==> inputs of run a <==
## armreduced
module armreduced(
	input clk,
	input reset,
	output[31:0] pc,
	input[31:0] inst,
	input nIRQ,
	output[3:0] be,
	output[31:0] memaddr,
	output memwrite,
	output memread,
	output[31:0] writedata,
	input[31:0] readdata
	);
make LEC_CHECK=0 CAP_MARGIN=20 CORE_MARGIN=2 CORE_UTILIZATION=57 SLEW_MARGIN=20 finish   # period 9.41 ns
run.sh (not shown) runs the stock make flow with config.mk's settings and CLKGATE_MAP_FILE=.
==> inputs of run b, as changes to run a <==
Settings changed: CORE_UTILIZATION 57 to 66, HOLD_SLACK_MARGIN from default to 0.29, SETUP_SLACK_MARGIN from default to 2.33, TNS_END_PERCENT from default to 5.
==> results <==
| quantity | run a | run b |
|---|---|---|
| Post-CTS setup-driven buffer insertion count | 0 | 113 |
| Inserted Clock Buffers | 109 | 105 |
| Post-Place Cell Area | 56400 µm² | 55900 µm² |
| Cell count after placement | 6648 | 6422 |
| Standard-cell row count | 111 | 103 |
| DIE HEIGHT | 309 µm | 288 µm |
| Total core area | 91900 µm² | 79300 µm² |
| Dpl hpwl | 138000 µm | 134000 µm |
| Run status | no timing/DRC/antenna violations | aborted with a tool error |
| Last stage reached | - | global routing (5_1_grt) |
| Mux area share | 9.56% | 9.56% |
| Initial Utilization | 57.7% | 66.9% |
| Number of enable-type register cells in the synthesized netlist | 512 | 512 |
| Area enclosed by the die boundary | 95500 µm² | 82700 µm² |
| Synth top cell by count | sky130_fd_sc_hd__nor2_1 | sky130_fd_sc_hd__nor2_1 |
| Post-synthesis async set-or-reset flop share | 0% | 0% |
| Post-cts gate resize count | 0 | 816 |
| Last weighted congestion value of the routability-driven placer | 1.01 | 1.02 |
| Post-Place Worst Slack | 0.687 ns | 0.558 ns |
| Instance count of the mapped netlist | 5502 | 5502 |
| Horiz. Die Dim | 309 µm | 288 µm |
| Area of the mapped netlist | 53100 µm² | 53100 µm² |

* * *

==> inputs of garnet <==
armreduced again, from the RTL that the note above started with.
==> flow/config.mk <==
export PLATFORM = sky130hd
export DESIGN_NAME = armreduced
export DESIGN_NICKNAME = armreduced
export VERILOG_FILES = /design/flow/design.v
export SDC_FILE = /design/flow/constraint.sdc
export NUM_CORES = 4
export LEC_CHECK = 0
export CAP_MARGIN = 20
export CORE_MARGIN = 2
export CORE_UTILIZATION = 72
export CTS_CLUSTER_DIAMETER = 384
export CTS_CLUSTER_SIZE = 100
export PLACE_DENSITY = 0.42
export SETUP_SLACK_MARGIN = 1.84
export SLEW_MARGIN = 20
==> flow/constraint.sdc <==
create_clock -name core_clock -period 9.56 [get_ports {clk}]
set_input_delay 1.9120 -clock core_clock [delete_from_list [all_inputs] [get_ports {clk}]]
set_output_delay 1.9120 -clock core_clock [all_outputs]
set_load 0.01 [all_outputs]
==> onyx: changes against garnet <==
Settings changed: ABC_AREA from default to 1, CAP_MARGIN 20 to 25, CELL_PAD_IN_SITES_DETAIL_PLACEMENT from default to 2, CELL_PAD_IN_SITES_GLOBAL_PLACEMENT from default to 3, CORE_ASPECT_RATIO from default to 1.62, CORE_UTILIZATION 72 to 31, CTS_CLUSTER_DIAMETER 384 to 61, CTS_CLUSTER_SIZE 100 to 88, HOLD_SLACK_MARGIN from default to 0.26, MAX_ROUTING_LAYER from default to met5, PLACE_DENSITY 0.42 to default, PLACE_DENSITY_LB_ADDON from default to 0.04, SETUP_SLACK_MARGIN 1.84 to default, TNS_END_PERCENT from default to 70.
==> flow/constraint.sdc (replaced) <==
create_clock -name core_clock -period 24.6 [get_ports {clk}]
set_input_delay 4.9200 -clock core_clock [delete_from_list [all_inputs] [get_ports {clk}]]
set_output_delay 4.9200 -clock core_clock [all_outputs]
set_load 0.01 [all_outputs]
==> nickel: changes against garnet <==
Settings changed: CORE_UTILIZATION 72 to 59, CTS_CLUSTER_DIAMETER 384 to default, CTS_CLUSTER_SIZE 100 to default, PLACE_DENSITY 0.42 to default, SETUP_SLACK_MARGIN 1.84 to default.
==> flow/constraint.sdc (replaced) <==
create_clock -name core_clock -period 9.41 [get_ports {clk}]
set_input_delay 1.8820 -clock core_clock [delete_from_list [all_inputs] [get_ports {clk}]]
set_output_delay 1.8820 -clock core_clock [all_outputs]
set_load 0.01 [all_outputs]
==> tundra: changes against garnet <==
Settings changed: CELL_PAD_IN_SITES_DETAIL_PLACEMENT from default to 0, CELL_PAD_IN_SITES_GLOBAL_PLACEMENT from default to 0, CORE_ASPECT_RATIO from default to 1.62, CORE_UTILIZATION 72 to 56, CTS_CLUSTER_DIAMETER 384 to 291, CTS_CLUSTER_SIZE 100 to default, PLACE_DENSITY 0.42 to default, PLACE_DENSITY_LB_ADDON from default to 0.04, SETUP_SLACK_MARGIN 1.84 to 1.71, SLEW_MARGIN 20 to 30.
==> flow/constraint.sdc (replaced) <==
create_clock -name core_clock -period 13.1 [get_ports {clk}]
set_input_delay 2.6200 -clock core_clock [delete_from_list [all_inputs] [get_ports {clk}]]
set_output_delay 2.6200 -clock core_clock [all_outputs]
set_load 0.01 [all_outputs]
==> impl_metrics.toml <==
# yosys + openroad results
[yosys]
topCellsByArea = "edfxtp_1 (29%), dfxtp_1 (19%), mux4_2 (7.4%)"
common_cells = "nor2_1 (794), nand2_1 (793), edfxtp_1 (512)"
ys_sh_adder_pct = 3.53
ys_seq_share_pct = 47.8

[run_status]
outcome = "stopped before the end"
failed_stage = "5_1_grt"
stop_error = "[ERROR GRT-0232] Routing congestion too high. Check the congestion heatmap in the GUI."

[grt]
grt_usage_pct = 88.4

[die]
die_area_mm2 = 0.0759

[placement]
pre_cts_ws_ns = 0.765
[end of results for garnet]
==> impl_metrics.toml <==
# flow metrics
[run_status]
outcome = "no timing/DRC/antenna violations"

[yosys]
yosysTopAreaCellShare_pct = 29.0
topCellsByArea = "edfxtp_1 (29%), dfxtp_1 (19%), mux4_2 (7.4%)"
ys_sh_adder_pct = 3.53
yosysMostFrequentCell = "nor2_1"
yosys-mux-area-fraction_pct = 9.56

[grt]
grt_usage_pct = 41.6

[finish]
seq_area_mm2 = 0.0254

[clocking]
hold_buffers = 0
cts_tree = "yes"
cts_buffer_depth = 3

[placement]
pre_cts_ws_ns = 1.28

[die]
taps = 1232
die_area_mm2 = 0.0973

[drt]
wl_per_cell_um = 26.5
[end of results for tundra]
==> impl_metrics.toml <==
# flow metrics
[yosys]
topCellsByArea = "edfxtp_1 (29%), dfxtp_1 (19%), mux4_2 (7.4%)"
ys_seq_share_pct = 47.8
ys_sh_adder_pct = 3.53
common_cells = "nor2_1 (794), nand2_1 (793), edfxtp_1 (512)"

[finish]
clkCellAreaFrac_pct = 11.3
flops = 1010

[grt]
grt_usage_pct = 40.8

[sta]
hold_viol = 0
tightest_slew_ns = 1.23
hold_ws_ns = 0.308
grt_setup_unrepaired = "false"

[die]
die_area_mm2 = 0.0923

[run_status]
outcome = "no timing/DRC/antenna violations"

[setup_path]
reg2reg_from = "_RegisterIFID.instD[27]"
ff2ff_path_depth = 16
cp-endpoint = "pc[4]"

[min_path]
hp-start = "_RegisterEXEMEM.pcoutM[2]"

[power]
p_sw_w = 0.00545

[drt]
via_per_inst = 6.29
[end of results for nickel]
==> impl_metrics.toml <==
# flow metrics
[placement]
pre_cts_ws_ns = 4.32

[setup_path]
cp.depth = 8

[yosys]
common_cells = "nor2_1 (1176), nand2_1 (1143), inv_1 (788)"
ys.flops = 1010
ys_sh_adder_pct = 3.37
ys_seq_share_pct = 45.6

[die]
die_area_mm2 = 0.183

[grt]
grt_usage_pct = 36.0
grt_use_met1_pct = 34.9

[run_status]
outcome = "no timing/DRC/antenna violations"

[drt]
met2_length_mm = 170
drc = 0
[end of results for onyx]
